job 1642:
==> flow/design.v <==
`timescale 1ns / 1ps
module signed_mult(a , b , out);
    output [31:0] out;
    input signed [31:0] a;
    input signed [31:0] b;
    wire signed [63:0] mult_out;
    assign mult_out = a*b;
    assign out  = {mult_out[63] , mult_out[55:25]};
endmodule
`timescale 1ns / 1ps
module Lorenz(clk , rst , en , seed_x , seed_y , seed_z , x , y , z);
    wire signed [31:0] sigma = {7'b0001010 , 25'b0};  
    wire signed [31:0] beta = {7'b0000010 , 25'b1010101010101010101010101};  
    wire signed [31:0] rho = {7'b0011100 , 25'b0};  
    wire signed [31:0] scale = {7'b0000001 , 20'b10000000001010101010};
    wire signed [31:0] dt = {7'b0 , 20'b00000001000000000000};
    parameter signed [31:0] xo = {7'b1000001 , 25'b0};  
    parameter signed [31:0] yo = {7'b0 , 25'b0001100110011001100110011};  
    parameter signed [31:0] zo = {7'b0011001 , 25'b0};  
    input wire clk;
    input wire rst;
    input wire en;
    input wire signed [31:0] seed_x;
    input wire signed [31:0] seed_y;
    input wire signed [31:0] seed_z;
    output reg signed [31:0] x;
    output reg signed [31:0] y;
    output reg signed [31:0] z;
    reg signed [26:0] dx;
    reg signed [26:0] dy;
    reg signed [26:0] dz;
    wire signed [31:0] m1 , m2 , m3 , m4 , m5 , m6 , m7 , m8 , m9;
    signed_mult sm1 (.a(m1) , .b(sigma) , .out(m2));
    signed_mult sm2 (.a(m3) , .b(m4) , .out(m5));
    signed_mult sm3 (.a(m3) , .b(y) , .out(m6));
    signed_mult sm4 (.a(m7) , .b(beta) , .out(m8));
    assign m1 = (y - x) >>> 8;
    assign m3 = x >>> 8;
    assign m4 = rho - z;
    assign m7 = z >>> 8;
    assign m9 = (y >>> 8);
    always@(posedge clk)
    begin
        if (rst)
        begin
            x <= seed_x;
            y <= seed_y;
            z <= seed_z;
        end
        else if (en)
        begin
            x <= x + m2;
            y <= y + m5 - m9;
            z <= z + m6 - m8;
        end
    end
endmodule
`timescale 1ns / 1ps
module Slowclock(
    input clk,
    input rst,
    output slowclock,
    output slowclock_rise
    );
    reg [25:0] counter;
    reg clockout;
    always@(posedge clk)
    begin
        if (rst)
        begin
            counter <= 0;
            clockout <= 0;
        end
        else if( counter == 1)
        begin
            clockout <= !clockout;        
            counter <= 0;
        end
        else
            counter <= counter + 1;
    end
    assign slowclock = clockout;
    assign slowclock_rise = (counter == 1) && !clockout;
endmodule
`timescale 1ns / 1ps
module UART_Tx1
    #(parameter CLKS_PER_BIT = 435)
    (
        input clk,
        input rst,
        input Tx_s,
        input [7:0] Tx_Data,
        output Tx_Active,
        output reg Tx_serial_out,
        output Tx_Done
    );
    localparam TX_IDLE = 3'b000;
    localparam TX_START_BIT = 3'b001;
    localparam TX_DATA_SEND = 3'b010;
    localparam TX_STOP = 3'b011;
    localparam TX_CLEAN = 3'b100;
    reg [2:0] MAIN_STATE;
    reg [9:0] clk_count;
    reg [2:0] Bit_Index;
    reg [7:0] Send_Data;
    reg       Done;
    reg       Active;
    always@(posedge clk)
    begin
        if (rst)
        begin
            MAIN_STATE <= TX_IDLE;
            clk_count <= 0;
            Bit_Index <= 0;
            Send_Data <= 0;
            Done <= 1'b0;
            Active <= 1'b0;
            Tx_serial_out <= 1'b1;
        end
        else
        case(MAIN_STATE)
            TX_IDLE:
                begin
                    Tx_serial_out <= 1'b1;
                    Done <= 1'b0;
                    clk_count <= 1'b0;
                    Bit_Index <= 1'b0;
                    if(Tx_s == 1'b1)
                        begin
                            Active <= 1'b1;
                            Send_Data <= Tx_Data;
                            MAIN_STATE <= TX_START_BIT;
                        end
                     else
                        MAIN_STATE <= TX_IDLE;
                end
            TX_START_BIT:
                begin
                    Tx_serial_out <= 1'b0;
                    if(clk_count < CLKS_PER_BIT - 1)
                        begin
                            clk_count <= clk_count + 1;
                            MAIN_STATE <= TX_START_BIT;
                        end
                    else
                        begin    
                            clk_count <= 1'b0;
                            MAIN_STATE <= TX_DATA_SEND;
                        end
                end       
            TX_DATA_SEND:
                begin
                    Tx_serial_out <= Send_Data[Bit_Index];
                    if(clk_count < CLKS_PER_BIT - 1)
                        begin
                            clk_count <= clk_count + 1;
                            MAIN_STATE <= TX_DATA_SEND;
                        end
                    else
                        begin
                            clk_count <= 1'b0;
                            if(Bit_Index < 7)
                                begin
                                    Bit_Index <= Bit_Index + 1;
                                    MAIN_STATE <= TX_DATA_SEND;
                                end
                            else
                                begin
                                    Bit_Index <= 1'b0;
                                    MAIN_STATE <= TX_STOP;
                                end
                        end
                end
            TX_STOP:
                begin
                    Tx_serial_out <= 1'b1;
                    if(clk_count < CLKS_PER_BIT - 1)
                        begin
                            clk_count <= clk_count + 1;
                            MAIN_STATE <= TX_STOP;
                        end
                    else
                        begin
                            Done <= 1'b1;
                            clk_count <= 1'b0;
                            MAIN_STATE <= TX_CLEAN;
                            Active <= 1'b0;
                        end    
                end
            TX_CLEAN:
                begin
                    Done <= 1'b1;
                    MAIN_STATE <= TX_IDLE;
                end
            default:
                MAIN_STATE <= TX_IDLE;    
        endcase
    end
    assign Tx_Active = Active;
    assign Tx_Done = Done;
endmodule
`timescale 1ns / 1ps
module delta_sigma_dac(clk, rst, PWM_in, PWM_out);
input wire clk;
input wire rst;
input wire [15:0] PWM_in;
output reg PWM_out;
reg [16:0] PWM_accumulator;
wire [16:0] PWM_sum = PWM_accumulator + PWM_in;
always @(posedge clk) 
begin
     if (rst)
     begin
          PWM_accumulator <= 0;
          PWM_out <= 0;
     end
     else
     begin
          PWM_out <= PWM_sum[16];
          PWM_accumulator <= {1'b0, PWM_sum[15:0]};
     end
end 
endmodule
`timescale 1ns / 1ps
module Lorenz3D(
    clk,
    rst,
    seed_x,
    seed_y,
    seed_z,
    pinX,
    pinY,
    pinZ,
	serial_data,
    x,
    y,
    z
    );
	input wire clk;
    input wire rst;
    input wire [31:0] seed_x;
    input wire [31:0] seed_y;
    input wire [31:0] seed_z;
    output wire pinX;
    output wire pinY;
    output wire pinZ;
    output wire serial_data;
    output wire [31:0] x;
    output wire [31:0] y;
    output wire [31:0] z;
    reg [2:0] i;
    wire [7:0] inputdata;
    wire       done_bit;
    reg        start;
    wire       active;
    wire       out_serial;
    reg        triger;
    reg [3:0] count;
	wire signed [31:0] xm , ym , zm;
	wire signed [31:0] scale = {7'b0001001 , 25'b0000001111010111000010100};
	reg [31:0] key; 
	reg [2:0]  i_n;
	reg        start_n;
	reg        triger_n;
	reg [31:0] key_n;
	wire slowclock;
	wire slowclock_rise;
	Slowclock clock ( .clk(clk), .rst(rst), .slowclock(slowclock), .slowclock_rise(slowclock_rise));
    Lorenz  L1(
     .clk(clk),
     .rst(rst),
     .en(slowclock_rise),
     .seed_x(seed_x),
     .seed_y(seed_y),
     .seed_z(seed_z),
     .x(x),
     .y(y),
     .z(z)
    );
	UART_Tx1  #(435) U1 ( .clk(clk), .rst(rst), .Tx_s(start), .Tx_Data(inputdata), .Tx_Active(active),  .Tx_serial_out(out_serial), .Tx_Done(done_bit));
	always@(posedge clk)
    begin
        i_n = i;
        start_n = start;
        triger_n = triger;
        key_n = key;
        if(done_bit == 1'b1)
        begin
            i_n = i_n + 1;
        end
        if( i_n == 3'b000 && triger_n == 1'b1)
        begin
            key_n = x;            
            start_n = 1;
            triger_n = 0;
        end
        if(i_n == 3'b100)
        begin
            i_n = 0;
            triger_n = 1;
        end
        if (rst)
        begin
            i <= 0;
            start <= 0;
            triger <= 1;
        end
        else
        begin
            i <= i_n;
            start <= start_n;
            triger <= triger_n;
            key <= key_n;
        end
    end
	delta_sigma_dac d1 (.clk(clk), .rst(rst), .PWM_in(x[31:9]), .PWM_out(pinX));
    delta_sigma_dac d2 (.clk(clk), .rst(rst), .PWM_in(y[31:9]), .PWM_out(pinY));
	delta_sigma_dac d3 (.clk(clk), .rst(rst), .PWM_in(z[31:9]), .PWM_out(pinZ));
	signed_mult sm1 (.a(x) , .b(scale) , .out(xm));
	signed_mult sm2 (.a(y) , .b(scale) , .out(ym));
	signed_mult sm3 (.a(z) , .b(scale) , .out(zm));
	assign serial_data = out_serial;
    assign inputdata = key[((i + 1) * 8 - 1) -: 8];
endmodule
clock: 11.5 ns
lec_check: 0
cap_margin: 20
cell_pad_in_sites_global_placement: 1
core_margin: 2
core_utilization: 64
gpl_timing_driven: 1
place_density_lb_addon: 0.06
setup_slack_margin: 3.31
slew_margin: 20
tns_end_percent: 20
run.sh (not shown) runs the stock make flow with config.mk's settings and CLKGATE_MAP_FILE=.
Although job 1642 finished all stages, its layout failed final checks on setup timing.
Modified inputs, job 8021 compared to job 1642
==> flow/config.mk <==
export PLATFORM = sky130hd
export DESIGN_NAME = Lorenz3D
export DESIGN_NICKNAME = Lorenz3D
export VERILOG_FILES = /design/flow/design.v
export SDC_FILE = /design/flow/constraint.sdc
export NUM_CORES = 4
export LEC_CHECK = 0
export CAP_MARGIN = 20
export CORE_MARGIN = 2
export CORE_UTILIZATION = 72
export CTS_CLUSTER_SIZE = 21
export MAX_ROUTING_LAYER = met4
export SLEW_MARGIN = 20
==> flow/constraint.sdc <==
create_clock -name core_clock -period 11.2 [get_ports {clk}]
set_input_delay 2.2400 -clock core_clock [delete_from_list [all_inputs] [get_ports {clk}]]
set_output_delay 2.2400 -clock core_clock [all_outputs]
set_load 0.01 [all_outputs]
Results
- The runs compared here, job 1642 and job 8021, all ended either early or with open violations.
- Job 8021 finished every stage; the final checks, however, were not passed, the failures being setup timing.
- Job 1642: flow complete, layout not clean; failing: setup timing
- Number of gates on the worst path with buffers counted: job 1642 and job 8021 compared, lower one is job 8021
- Job 8021 vs. job 1642: count of plain and timing-repair buffers decreased 4, clock-cell share of area essentially unchanged.
- From job 1642 to job 8021 the numbers moved as follows: number of clock sinks now sits at about the same level, global placer's final weighted congestion climbed 3.1%, overall die area down 11%.
- Final clock period utilization by the worst path (job 8021 over job 1642): increase, 2.8 points
- Diff job 1642 -> job 8021: global-route wire length before repair now smaller; signed area change from the synthesized netlist to the final layout saw a decrease.
Edits applied to the flow inputs when going from job 8021 to job 2203:
-- flow/config.mk --
<<< job 8021, line 9
export CORE_MARGIN = 2
export CORE_UTILIZATION = 72
export CTS_CLUSTER_SIZE = 21
export MAX_ROUTING_LAYER = met4
export SLEW_MARGIN = 20
>>> job 2203, line 9
export CORE_MARGIN = 2
export CORE_UTILIZATION = 70
export CTS_CLUSTER_SIZE = 14
export MAX_ROUTING_LAYER = met4
export SETUP_SLACK_MARGIN = 3.75
export SLEW_MARGIN = 20
==> flow/constraint.sdc <==
create_clock -name core_clock -period 14.0 [get_ports {clk}]
set_input_delay 2.8000 -clock core_clock [delete_from_list [all_inputs] [get_ports {clk}]]
set_output_delay 2.8000 -clock core_clock [all_outputs]
set_load 0.01 [all_outputs]
## What came out
Of job 8021 and job 2203, just one finished clean: job 2203. Job 8021 finished all stages; layout check result: FAIL, due to setup timing. [compare] base=job 8021 new=job 2203: final critical delay including setup and external delays went up by 0.12 ns, share of cell area taken by flip-flops and latches barely changed, number of cells traversed by the worst register-to-register path picked up an extra 2.3%. Higher count of final setup violators among job 8021 and job 2203: job 8021.
## Diff of input files: job 7530 against job 2203
-- flow/config.mk --
<<< job 2203, line 10
export CORE_UTILIZATION = 70
export CTS_CLUSTER_SIZE = 14
export MAX_ROUTING_LAYER = met4
export SETUP_SLACK_MARGIN = 3.75
export SLEW_MARGIN = 20
>>> job 7530, line 10
export CORE_UTILIZATION = 70
export CTS_CLUSTER_SIZE = 25
export MAX_ROUTING_LAYER = met4
export SLEW_MARGIN = 10
==> flow/constraint.sdc <==
create_clock -name core_clock -period 8.83 [get_ports {clk}]
set_input_delay 1.7660 -clock core_clock [delete_from_list [all_inputs] [get_ports {clk}]]
set_output_delay 1.7660 -clock core_clock [all_outputs]
set_load 0.01 [all_outputs]
Status | job 2203 and job 7530 | clean except job 7530
Job 7530 -> stages 100% | layout checks FAIL | setup timing
Area added between synthesis and finish in job 7530 vs job 2203: up 8.7 points
Job 7530 has less setup slack than job 2203.
For job 7530, the capture point of the worst path was L1.y[30], unlike job 2203, where it was L1.y[31].
Per the comparison of job 7530 with job 2203, filler cell count in the final layout decreased by 20% relative to the old numbers, count of inserted tapcells saw little to no change.
Delta (job 7530 minus job 2203): core utilization of the finished layout rose by 6.2 points, routed wire length up about 8%.
